==> build 42: inputs <==
==> flow/design.v <==
module DataAggregator(
           clk, reset, bit1, bit2, bit3, bit4, read_index_yaxis, read_index_xaxis,
           out_data_yaxis, out_data_xaxis, finished
       );
localparam MODE_WAIT_START = 0;
localparam MODE_WAIT_CHANNEL = 1;
localparam MODE_WAIT_DATA = 2;
localparam MODE_ASSIGN_DATA = 3;
input clk, reset;
input bit1, bit2, bit3, bit4;  
input [6:0] read_index_yaxis, read_index_xaxis;
output [15:0] out_data_yaxis;  
output [15:0] out_data_xaxis;  
output finished;
reg [15:0] data_yaxis [0:127];
reg [15:0] data_xaxis [0:127];
reg [15:0] bit1_data_buffer, bit2_data_buffer, bit3_data_buffer, bit4_data_buffer;
reg [3:0] bit1_data_buffer_index, bit2_data_buffer_index, bit3_data_buffer_index, bit4_data_buffer_index;
reg [4:0] data_index_yaxis1, data_index_yaxis2, data_index_yaxis3, data_index_yaxis4;
reg [4:0] data_index_xaxis1, data_index_xaxis2, data_index_xaxis3, data_index_xaxis4;
reg data_yaxis1_valid, data_yaxis2_valid, data_yaxis3_valid, data_yaxis4_valid;
reg data_xaxis1_valid, data_xaxis2_valid, data_xaxis3_valid, data_xaxis4_valid;
reg channel_bit1, channel_bit2, channel_bit3, channel_bit4;
reg [1:0] mode_bit1, mode_bit2, mode_bit3, mode_bit4;
wire data_yaxis_valid, data_xaxis_valid;
integer i;
always @(posedge clk) begin
    if (reset) begin
        for (i = 0; i < 128; i = i + 1) begin
            data_yaxis[i] <= 0;
            data_xaxis[i] <= 0;
        end
        bit1_data_buffer <= 0;
        bit2_data_buffer <= 0;
        bit3_data_buffer <= 0;
        bit4_data_buffer <= 0;
        bit1_data_buffer_index <= 0;
        bit2_data_buffer_index <= 0;
        bit3_data_buffer_index <= 0;
        bit4_data_buffer_index <= 0;
        data_index_yaxis1 <= 31;
        data_index_yaxis2 <= 31;
        data_index_yaxis3 <= 31;
        data_index_yaxis4 <= 31;
        data_index_xaxis1 <= 31;
        data_index_xaxis2 <= 31;
        data_index_xaxis3 <= 31;
        data_index_xaxis4 <= 31;
        data_yaxis1_valid <= 0;
        data_yaxis2_valid <= 0;
        data_yaxis3_valid <= 0;
        data_yaxis4_valid <= 0;
        data_xaxis1_valid <= 0;
        data_xaxis2_valid <= 0;
        data_xaxis3_valid <= 0;
        data_xaxis4_valid <= 0;
        channel_bit1 <= 0;
        channel_bit2 <= 0;
        channel_bit3 <= 0;
        channel_bit4 <= 0;
        mode_bit1 <= MODE_WAIT_START;
        mode_bit2 <= MODE_WAIT_START;
        mode_bit3 <= MODE_WAIT_START;
        mode_bit4 <= MODE_WAIT_START;
    end else begin
        if (mode_bit1 == MODE_WAIT_START) begin
            if (bit1) begin
                mode_bit1 <= MODE_WAIT_CHANNEL;
            end
        end else if (mode_bit1 == MODE_WAIT_CHANNEL) begin
            channel_bit1 <= bit1;
            mode_bit1 <= MODE_WAIT_DATA;
            bit1_data_buffer_index <= 15;
        end else if (mode_bit1 == MODE_WAIT_DATA) begin
            bit1_data_buffer[bit1_data_buffer_index] <= bit1;
            if (bit1_data_buffer_index >= 1) begin
                bit1_data_buffer_index <= bit1_data_buffer_index - 1;
            end else begin
                mode_bit1 <= MODE_ASSIGN_DATA;
            end
        end else if (mode_bit1 == MODE_ASSIGN_DATA) begin
            mode_bit1 <= MODE_WAIT_START;
            if (channel_bit1 == 0) begin  
                data_yaxis[data_index_yaxis1] <= bit1_data_buffer;
                if (data_index_yaxis1 >= 1) begin
                    data_index_yaxis1 <= data_index_yaxis1 - 1;
                    data_yaxis1_valid <= 0;
                end else begin
                    data_index_yaxis1 <= 31;
                    data_yaxis1_valid <= 1;
                end
            end else begin  
                data_yaxis[32 + data_index_yaxis2] <= bit1_data_buffer;
                if (data_index_yaxis2 >= 1) begin
                    data_index_yaxis2 <= data_index_yaxis2 - 1;
                    data_yaxis2_valid <= 0;
                end else begin
                    data_index_yaxis2 <= 31;
                    data_yaxis2_valid <= 1;
                end
            end
        end
        if (mode_bit2 == MODE_WAIT_START) begin
            if (bit2) begin
                mode_bit2 <= MODE_WAIT_CHANNEL;
            end
        end else if (mode_bit2 == MODE_WAIT_CHANNEL) begin
            channel_bit2 <= bit2;
            mode_bit2 <= MODE_WAIT_DATA;
            bit2_data_buffer_index <= 15;
        end else if (mode_bit2 == MODE_WAIT_DATA) begin
            bit2_data_buffer[bit2_data_buffer_index] <= bit2;
            if (bit2_data_buffer_index >= 1) begin
                bit2_data_buffer_index <= bit2_data_buffer_index - 1;
            end else begin
                mode_bit2 <= MODE_ASSIGN_DATA;
            end
        end else if (mode_bit2 == MODE_ASSIGN_DATA) begin
            mode_bit2 <= MODE_WAIT_START;
            if (channel_bit2 == 0) begin  
                data_yaxis[64 + data_index_yaxis3] <= bit2_data_buffer;
                if (data_index_yaxis3 >= 1) begin
                    data_index_yaxis3 <= data_index_yaxis3 - 1;
                    data_yaxis3_valid <= 0;
                end else begin
                    data_index_yaxis3 <= 31;
                    data_yaxis3_valid <= 1;
                end
            end else begin  
                data_yaxis[96 + data_index_yaxis4] <= bit2_data_buffer;
                if (data_index_yaxis4 >= 1) begin
                    data_index_yaxis4 <= data_index_yaxis4 - 1;
                    data_yaxis4_valid <= 0;
                end else begin
                    data_index_yaxis4 <= 31;
                    data_yaxis4_valid <= 1;
                end
            end
        end
        if (mode_bit3 == MODE_WAIT_START) begin
            if (bit3) begin
                mode_bit3 <= MODE_WAIT_CHANNEL;
            end
        end else if (mode_bit3 == MODE_WAIT_CHANNEL) begin
            channel_bit3 <= bit3;
            mode_bit3 <= MODE_WAIT_DATA;
            bit3_data_buffer_index <= 15;
        end else if (mode_bit3 == MODE_WAIT_DATA) begin
            bit3_data_buffer[bit3_data_buffer_index] <= bit3;
            if (bit3_data_buffer_index >= 1) begin
                bit3_data_buffer_index <= bit3_data_buffer_index - 1;
            end else begin
                mode_bit3 <= MODE_ASSIGN_DATA;
            end
        end else if (mode_bit3 == MODE_ASSIGN_DATA) begin
            mode_bit3 <= MODE_WAIT_START;
            if (channel_bit3 == 0) begin  
                data_xaxis[data_index_xaxis1] <= bit3_data_buffer;
                if (data_index_xaxis1 >= 1) begin
                    data_index_xaxis1 <= data_index_xaxis1 - 1;
                    data_xaxis1_valid <= 0;
                end else begin
                    data_index_xaxis1 <= 31;
                    data_xaxis1_valid <= 1;
                end
            end else begin  
                data_xaxis[32 + data_index_xaxis2] <= bit3_data_buffer;
                if (data_index_xaxis2 >= 1) begin
                    data_index_xaxis2 <= data_index_xaxis2 - 1;
                    data_xaxis2_valid <= 0;
                end else begin
                    data_index_xaxis2 <= 31;
                    data_xaxis2_valid <= 1;
                end
            end
        end
        if (mode_bit4 == MODE_WAIT_START) begin
            if (bit4) begin
                mode_bit4 <= MODE_WAIT_CHANNEL;
            end
        end else if (mode_bit4 == MODE_WAIT_CHANNEL) begin
            channel_bit4 <= bit4;
            mode_bit4 <= MODE_WAIT_DATA;
            bit4_data_buffer_index <= 15;
        end else if (mode_bit4 == MODE_WAIT_DATA) begin
            bit4_data_buffer[bit4_data_buffer_index] <= bit4;
            if (bit4_data_buffer_index >= 1) begin
                bit4_data_buffer_index <= bit4_data_buffer_index - 1;
            end else begin
                mode_bit4 <= MODE_ASSIGN_DATA;
            end
        end else if (mode_bit4 == MODE_ASSIGN_DATA) begin
            mode_bit4 <= MODE_WAIT_START;
            if (channel_bit4 == 0) begin  
                data_xaxis[64 + data_index_xaxis3] <= bit4_data_buffer;
                if (data_index_xaxis3 >= 1) begin
                    data_index_xaxis3 <= data_index_xaxis3 - 1;
                    data_xaxis3_valid <= 0;
                end else begin
                    data_index_xaxis3 <= 31;
                    data_xaxis3_valid <= 1;
                end
            end else begin  
                data_xaxis[96 + data_index_xaxis4] <= bit4_data_buffer;
                if (data_index_xaxis4 >= 1) begin
                    data_index_xaxis4 <= data_index_xaxis4 - 1;
                    data_xaxis4_valid <= 0;
                end else begin
                    data_index_xaxis4 <= 31;
                    data_xaxis4_valid <= 1;
                end
            end
        end
    end
end
assign out_data_yaxis = data_yaxis[read_index_yaxis];
assign out_data_xaxis = data_xaxis[read_index_xaxis];
assign data_yaxis_valid = (data_yaxis1_valid && data_yaxis2_valid && data_yaxis3_valid && data_yaxis4_valid);
assign data_xaxis_valid = (data_xaxis1_valid && data_xaxis2_valid && data_xaxis3_valid && data_xaxis4_valid);
assign finished = (data_yaxis_valid && data_xaxis_valid);
endmodule
==> flow/run.sh <==
#!/bin/bash
# the make line also repeats each setting of config.mk as NAME=value (left out here)
make -C /OpenROAD-flow-scripts/flow DESIGN_CONFIG=/design/flow/config.mk WORK_HOME=/design/flow/orfs CLKGATE_MAP_FILE= finish
==> flow/config.mk <==
export PLATFORM = sky130hd
export DESIGN_NAME = DataAggregator
export DESIGN_NICKNAME = DataAggregator
export VERILOG_FILES = /design/flow/design.v
export SDC_FILE = /design/flow/constraint.sdc
export NUM_CORES = 4
export LEC_CHECK = 0
export CAP_MARGIN = 20
export CELL_PAD_IN_SITES_GLOBAL_PLACEMENT = 0
export CORE_ASPECT_RATIO = 0.75
export CORE_MARGIN = 2
export CORE_UTILIZATION = 49
export CTS_CLUSTER_DIAMETER = 21
export CTS_CLUSTER_SIZE = 97
export MAX_ROUTING_LAYER = met5
export SETUP_SLACK_MARGIN = -0.31
export SLEW_MARGIN = 35
export TNS_END_PERCENT = 65
==> flow/constraint.sdc <==
create_clock -name core_clock -period 12.2 [get_ports {clk}]
set_input_delay 2.4400 -clock core_clock [delete_from_list [all_inputs] [get_ports {clk}]]
set_output_delay 2.4400 -clock core_clock [all_outputs]
set_load 0.01 [all_outputs]
==> build 98 (differences from build 42) <==
Settings changed: ABC_AREA from default to 0, CAP_MARGIN 20 to 30, CELL_PAD_IN_SITES_GLOBAL_PLACEMENT 0 to 3, CORE_ASPECT_RATIO 0.75 to 1.3, CORE_UTILIZATION 49 to 35, CTS_CLUSTER_DIAMETER 21 to default, CTS_CLUSTER_SIZE 97 to 78, GPL_ROUTABILITY_DRIVEN from default to 0, MAX_ROUTING_LAYER met5 to met4, PLACE_DENSITY_LB_ADDON from default to 0.26, SETUP_SLACK_MARGIN -0.31 to 1.28, TNS_END_PERCENT 65 to 10.
==> flow/constraint.sdc (replaced) <==
create_clock -name core_clock -period 6.86 [get_ports {clk}]
set_input_delay 1.3720 -clock core_clock [delete_from_list [all_inputs] [get_ports {clk}]]
set_output_delay 1.3720 -clock core_clock [all_outputs]
set_load 0.01 [all_outputs]
==> GITHUB_STEP_SUMMARY <==
## Synthesis and layout report

| Metric | Value |
|---|---|
| Core region area | 395,000 um2 |
| Combinational power | 2.25 mW |
| Initial antenna violation count | about 84 |
| Seq. pwr | 16.8 mW |
| Clk cell area share | 0.172 |
| Global-route wire length before repair | 816,000 um |
| Critical path buffer and inverter count | 4 |
| Via-per-instance ratio | 5.93 |
| Fraction of area in registers | 0.521 |
| Worst r2r dst | data_xaxis[103][2] |
| Tap Count | 5,252 |
| Status | complete, no violations |
| H-tree levels | 7 |
The numbers above come from build 42.

==> GITHUB_STEP_SUMMARY <==
## Synthesis and layout report

| Metric | Value |
|---|---|
| Core region area | 552,000 um2 |
| Critical path buffer and inverter count | 6 |
| Tap Count | 7,355 |
| Global-route wire length before repair | 881,000 um |
| Combinational power | between 4 and 5 mW |
| Maximum vdd drop | 0.219 mV |
| H-tree levels | 5 |
| Initial antenna violation count | 28 |
| Fraction of area in registers | 0.569 |
| Clk cell area share | 0.0634 |
| Met2 Use GR | 0.425 |
| Seq. pwr | around 30 mW |
| Status | complete, no violations |
| FFs w/ async S/R, synth | 0 |
| Via-per-instance ratio | ~5.2 |
The numbers above come from build 98.

No activity file was given, so power comes from the tool's default toggle rates.
